Design ahb_lite_fir_filter, start of the top module:
module ahb_lite_fir_filter(
    input clk,
          n_rst,
    input logic hsel,
    input logic [3:0] haddr,
    input logic hsize,
    input logic [1:0] htrans,
    input logic hwrite,
    input logic [15:0] hwdata,
    output logic [15:0] hrdata,
    output logic hresp
);
clock: 4.86 ns
lec_check: 0
cap_margin: 20
core_margin: 2
core_utilization: 72
cts_cluster_diameter: 391
cts_cluster_size: 98
slew_margin: 20
run.sh (not shown) runs the stock make flow with config.mk's settings and CLKGATE_MAP_FILE=.
The baseline never finished: it broke off in global routing, error GRT-0232.
Change:
Settings changed: ABC_AREA from default to 1, CORE_UTILIZATION 72 to 71, CTS_CLUSTER_DIAMETER 391 to 243, CTS_CLUSTER_SIZE 98 to 15, HOLD_SLACK_MARGIN from default to 0.29, MAX_ROUTING_LAYER from default to met4, PLACE_DENSITY_LB_ADDON from default to 0.01, SETUP_SLACK_MARGIN from default to 1.61.
Clock period 4.86 ns to 5.56 ns, I/O delays scaled along.
Result: The changed run aborted during global routing, error GRT-0116; synthesized cell count increases by 24%; synthesized area increases by 1.3%; die area came out higher by 2.7%.
Change:
Settings changed: ABC_AREA 1 to default, CORE_UTILIZATION 71 to 67, CTS_CLUSTER_DIAMETER 243 to default, CTS_CLUSTER_SIZE 15 to default, HOLD_SLACK_MARGIN 0.29 to default, MAX_ROUTING_LAYER met4 to default, PLACE_DENSITY_LB_ADDON 0.01 to default, SETUP_SLACK_MARGIN 1.61 to 2.36.
Clock period 5.56 ns to 8.88 ns, I/O delays scaled along.
What happened: With this change the flow completed with no timing, DRC or antenna violations. Die area came out higher by a few percent. Synthesized area came out lower slightly. Synthesized cell count drops by about a fifth.
Change:
Settings changed: CORE_UTILIZATION 67 to 72, SETUP_SLACK_MARGIN 2.36 to default.
Clock period 8.88 ns to 10.0 ns, I/O delays scaled along.
=> Design area fell by 12%; area after synthesis does not change; global-route usage came out lower by 0.34 points; power goes down by 7.5%; via count fell by 6.7%; clock skew came out lower by 0.0039 ns; non-clock buffer count falls by 264.
Change:
Settings changed: ABC_AREA from default to 1, CTS_CLUSTER_DIAMETER from default to 151, CTS_CLUSTER_SIZE from default to 95, SETUP_SLACK_MARGIN from default to 1.18, TNS_END_PERCENT from default to 5.
Clock period 10.0 ns to 5.56 ns, I/O delays scaled along.
What happened: With this change the flow failed in global routing with GRT-0232. Synthesized area rises by 1.3%. Die area rises by about 1.3%. Synthesized cell count rises by 24%.

---

alpha:
ahb_lite_fir_filter again, from the RTL that the note above started with.
Settings: LEC_CHECK=0, ABC_AREA=1, CAP_MARGIN=20, CELL_PAD_IN_SITES_GLOBAL_PLACEMENT=0, CORE_ASPECT_RATIO=0.9, CORE_MARGIN=2, CORE_UTILIZATION=72, CTS_CLUSTER_SIZE=29, GPL_ROUTABILITY_DRIVEN=1, GPL_TIMING_DRIVEN=1, HOLD_SLACK_MARGIN=0.3, MAX_ROUTING_LAYER=met5, PLACE_DENSITY_LB_ADDON=0.21, SETUP_SLACK_MARGIN=-0.3, SLEW_MARGIN=35; clock period 3.89 ns.
alpha did not finish: a tool error stopped it during global routing (5_1_grt).
Setup changes, alpha to beta
# alpha
export LEC_CHECK = 0
export ABC_AREA = 1
export CAP_MARGIN = 20
export CELL_PAD_IN_SITES_GLOBAL_PLACEMENT = 0
export CORE_ASPECT_RATIO = 0.9
export CORE_MARGIN = 2
export CORE_UTILIZATION = 72
export CTS_CLUSTER_SIZE = 29
export GPL_ROUTABILITY_DRIVEN = 1
export GPL_TIMING_DRIVEN = 1
export HOLD_SLACK_MARGIN = 0.3
export MAX_ROUTING_LAYER = met5
export PLACE_DENSITY_LB_ADDON = 0.21
export SETUP_SLACK_MARGIN = -0.3
export SLEW_MARGIN = 35
create_clock -name core_clock -period 3.89 [get_ports {clk}]
# beta
export LEC_CHECK = 0
export CAP_MARGIN = 20
export CELL_PAD_IN_SITES_GLOBAL_PLACEMENT = 0
export CORE_ASPECT_RATIO = 0.9
export CORE_MARGIN = 2
export CORE_UTILIZATION = 72
export CTS_CLUSTER_SIZE = 29
export GPL_ROUTABILITY_DRIVEN = 1
export GPL_TIMING_DRIVEN = 1
export MAX_ROUTING_LAYER = met5
export PLACE_DENSITY_LB_ADDON = 0.21
export SETUP_SLACK_MARGIN = -0.3
export SLEW_MARGIN = 35
create_clock -name core_clock -period 4.02 [get_ports {clk}]
--- outcome ---
As the logs show, beta stopped at global routing (5_1_grt) after a tool error, so it never reached the end of the flow.
beta against alpha: number of nets in the synthesized netlist shrank by 859; area after synthesis shrank by about 1.3%; row count shrank by 1.4%.
beta ends up with higher register share after synthesis than alpha does.
Changes observed in beta relative to alpha: yosys-reported design area after synthesis went down about 1.3%; flip-flop and latch count after synthesis held.
Here is what was changed in the inputs of gamma compared with beta.
# beta
export LEC_CHECK = 0
export CAP_MARGIN = 20
export CELL_PAD_IN_SITES_GLOBAL_PLACEMENT = 0
export CORE_ASPECT_RATIO = 0.9
export CORE_MARGIN = 2
export CORE_UTILIZATION = 72
export CTS_CLUSTER_SIZE = 29
export GPL_ROUTABILITY_DRIVEN = 1
export GPL_TIMING_DRIVEN = 1
export MAX_ROUTING_LAYER = met5
export PLACE_DENSITY_LB_ADDON = 0.21
export SETUP_SLACK_MARGIN = -0.3
export SLEW_MARGIN = 35
create_clock -name core_clock -period 4.02 [get_ports {clk}]
# gamma
export LEC_CHECK = 0
export CAP_MARGIN = 20
export CORE_MARGIN = 2
export CORE_UTILIZATION = 58
export SLEW_MARGIN = 20
create_clock -name core_clock -period 4.86 [get_ports {clk}]
Notes after the runs:
- Diff gamma..beta | buffer depth of the longest clock path | unchanged
- On placed wire-length estimate after detailed placement, gamma does worse than beta.
- From beta to gamma, number of clock sinks seen by CTS did not move at all.
- Re placement row count: gamma and beta aren't equal, and the lower value belongs to beta.
- Status for gamma and beta: no clean run
- beta: aborted in global routing (5_1_grt) (tool error)
- Sort gamma and beta by starting density of the core, ascending, and gamma comes first.
- Area of the die delta for gamma relative to beta: about 24% higher
- There was hardly any difference in hold-fix buffer count after cts between beta and gamma.
- Higher area of the core region was reported by gamma, not beta.

---

== fjord ==
ahb_lite_fir_filter again, from the RTL that the note above started with.
// ahb_lite_fir_filter
module ahb_lite_fir_filter(
    input clk,
          n_rst,
    input logic hsel,
    input logic [3:0] haddr,
    input logic hsize,
    input logic [1:0] htrans,
    input logic hwrite,
    input logic [15:0] hwdata,
    output logic [15:0] hrdata,
    output logic hresp
);
==> flow/config.mk <==
export PLATFORM = sky130hd
export DESIGN_NAME = ahb_lite_fir_filter
export DESIGN_NICKNAME = ahb_lite_fir_filter
export VERILOG_FILES = /design/flow/design.v
export SDC_FILE = /design/flow/constraint.sdc
export NUM_CORES = 4
export LEC_CHECK = 0
export CAP_MARGIN = 30
export CELL_PAD_IN_SITES_GLOBAL_PLACEMENT = 2
export CORE_ASPECT_RATIO = 0.55
export CORE_MARGIN = 2
export CORE_UTILIZATION = 38
export CTS_CLUSTER_DIAMETER = 260
export GPL_ROUTABILITY_DRIVEN = 0
export HOLD_SLACK_MARGIN = 0.26
export PLACE_DENSITY_LB_ADDON = 0.26
export SLEW_MARGIN = 20
==> flow/constraint.sdc <==
create_clock -name core_clock -period 9.0 [get_ports {clk}]
set_input_delay 1.8000 -clock core_clock [delete_from_list [all_inputs] [get_ports {clk}]]
set_output_delay 1.8000 -clock core_clock [all_outputs]
set_load 0.01 [all_outputs]
Edits applied to the flow inputs when going from fjord to cedar:
Settings: HOLD_SLACK_MARGIN: 0.26 -> unset; SETUP_SLACK_MARGIN: unset -> 1.07; CTS_CLUSTER_SIZE: unset -> 97; CTS_CLUSTER_DIAMETER: 260 -> 356; CELL_PAD_IN_SITES_GLOBAL_PLACEMENT: 2 -> unset; CORE_ASPECT_RATIO: 0.55 -> unset; PLACE_DENSITY: unset -> 0.38; GPL_ROUTABILITY_DRIVEN: 0 -> unset; PLACE_DENSITY_LB_ADDON: 0.26 -> unset; CORE_UTILIZATION: 38 -> 72; CAP_MARGIN: 30 -> 20; the clock period (ns, I/O delays scaled along): 9.0 -> 4.86.
==> comparison <==
Tool error GRT-0232 stopped cedar during global routing; no final results.
Going from fjord to cedar, number of setup buffers added after CTS grows by 90.
Diff cedar..fjord | count of flip-flops with a built-in enable after synthesis | unchanged
Re setup slack after placement: fjord and cedar aren't equal, and the lower value belongs to cedar.
cedar against fjord: die height went down by about 2%; number of top-level pins shows no meaningful change; share of the core filled by cells before placement increased 35 points.
#### Input delta (quartz over cedar)
Settings: a deleted CTS_CLUSTER_SIZE that had been 97; a change of CORE_UTILIZATION from 72 to 64; a deleted PLACE_DENSITY that had been 0.38; a deleted SETUP_SLACK_MARGIN that had been 1.07; a deleted CTS_CLUSTER_DIAMETER that had been 356; a change of the clock period (ns, I/O delays scaled along) from 4.86 to 7.84.
==> results <==
Comparing cedar against quartz, there is no change at all in number of hold buffers added after CTS.
cedar -> quartz: cell area after technology mapping delta 0, exact match
Looking at instance area at placement, quartz sits 1500 µm² below cedar.
quartz: floorplan utilization is 8.4 points lower than what cedar reported.
Placed wire-length estimate of quartz exceeds that of cedar slightly.
Summary: with cedar as the reference, weighted congestion at the end of routability-driven global placement in quartz moved down by a few percent.
Against cedar, setup slack after placement in quartz came out better.
Among cedar and quartz, the run that stopped before the end is cedar, and it is the only one.
cedar | ERROR | global routing
The flow for quartz finished, though final verification flagged setup timing.
Floorplan die width went up by a few percent going from cedar to quartz.
The higher area inside the core boundary came out of quartz.
Setup changes, quartz to garnet
Settings: GPL_TIMING_DRIVEN: unset -> 1; SETUP_SLACK_MARGIN: unset -> 0.1; CORE_UTILIZATION: 64 -> 72; PLACE_DENSITY_LB_ADDON: unset -> 0.01; GPL_ROUTABILITY_DRIVEN: unset -> 1; SLEW_MARGIN: 20 -> 35; CELL_PAD_IN_SITES_GLOBAL_PLACEMENT: unset -> 0; MAX_ROUTING_LAYER: unset -> met5; the clock period (ns, I/O delays scaled along): 7.84 -> 7.62.
### Flow results
garnet did not finish: a tool error stopped it during global routing.
garnet and quartz ended up with nearly the same mean post-synth cell area.
In the reports for garnet and quartz, the smaller core footprint belongs to garnet.
garnet gives more placer's final routability congestion estimate than quartz did.
Between garnet and quartz, number of gates given a new drive strength after cts is higher for garnet, quartz comes in under that.
Status: chip area in the Yosys report parity (quartz, garnet)
Measured against quartz, the floorplan die height of garnet comes out at 0.944 times the reference value.
In the metrics for garnet and quartz, the one carrying the lower number of buffers created by CTS is quartz.
diff inputs: garnet => ember
Settings: SETUP_SLACK_MARGIN now -0.55, was 0.1; ABC_AREA now 1, previously not set; CTS_CLUSTER_DIAMETER now 260, previously not set; PLACE_DENSITY_LB_ADDON no longer set, was 0.01; CORE_UTILIZATION now 66, was 72; the clock period (ns, I/O delays scaled along) now 6.97, was 7.62.
Results
- Max post-synthesis xor/xnor area fraction across ember and garnet: garnet
- Per the comparison of ember with garnet, die size now sits higher; summed standard-cell area reported by yosys went up about 1.3%; post-DP HPWL went up 8500 µm; number of cells in Yosys stat rose by about 24%; register share after synthesis saw a decrease.
- Comparing ember and garnet, the higher mux cell area share after synthesis was measured on garnet.
- Comparing number of library cell types mapped by synthesis for ember and garnet, the bigger number came from garnet.
- Of ember and garnet, only garnet never reached the final stage.
- As the logs show, garnet stopped at global routing after a tool error, so it never reached the end of the flow.
- Status ember: flow complete, layout not clean - slew limit, setup timing
- When the final numbers for ember and garnet were put side by side, the post-synth design cell area turned out to be greater in ember.
- ember vs. garnet: number of gates resized after CTS went down by 59.
Power is estimated from default activity; no workload was simulated.
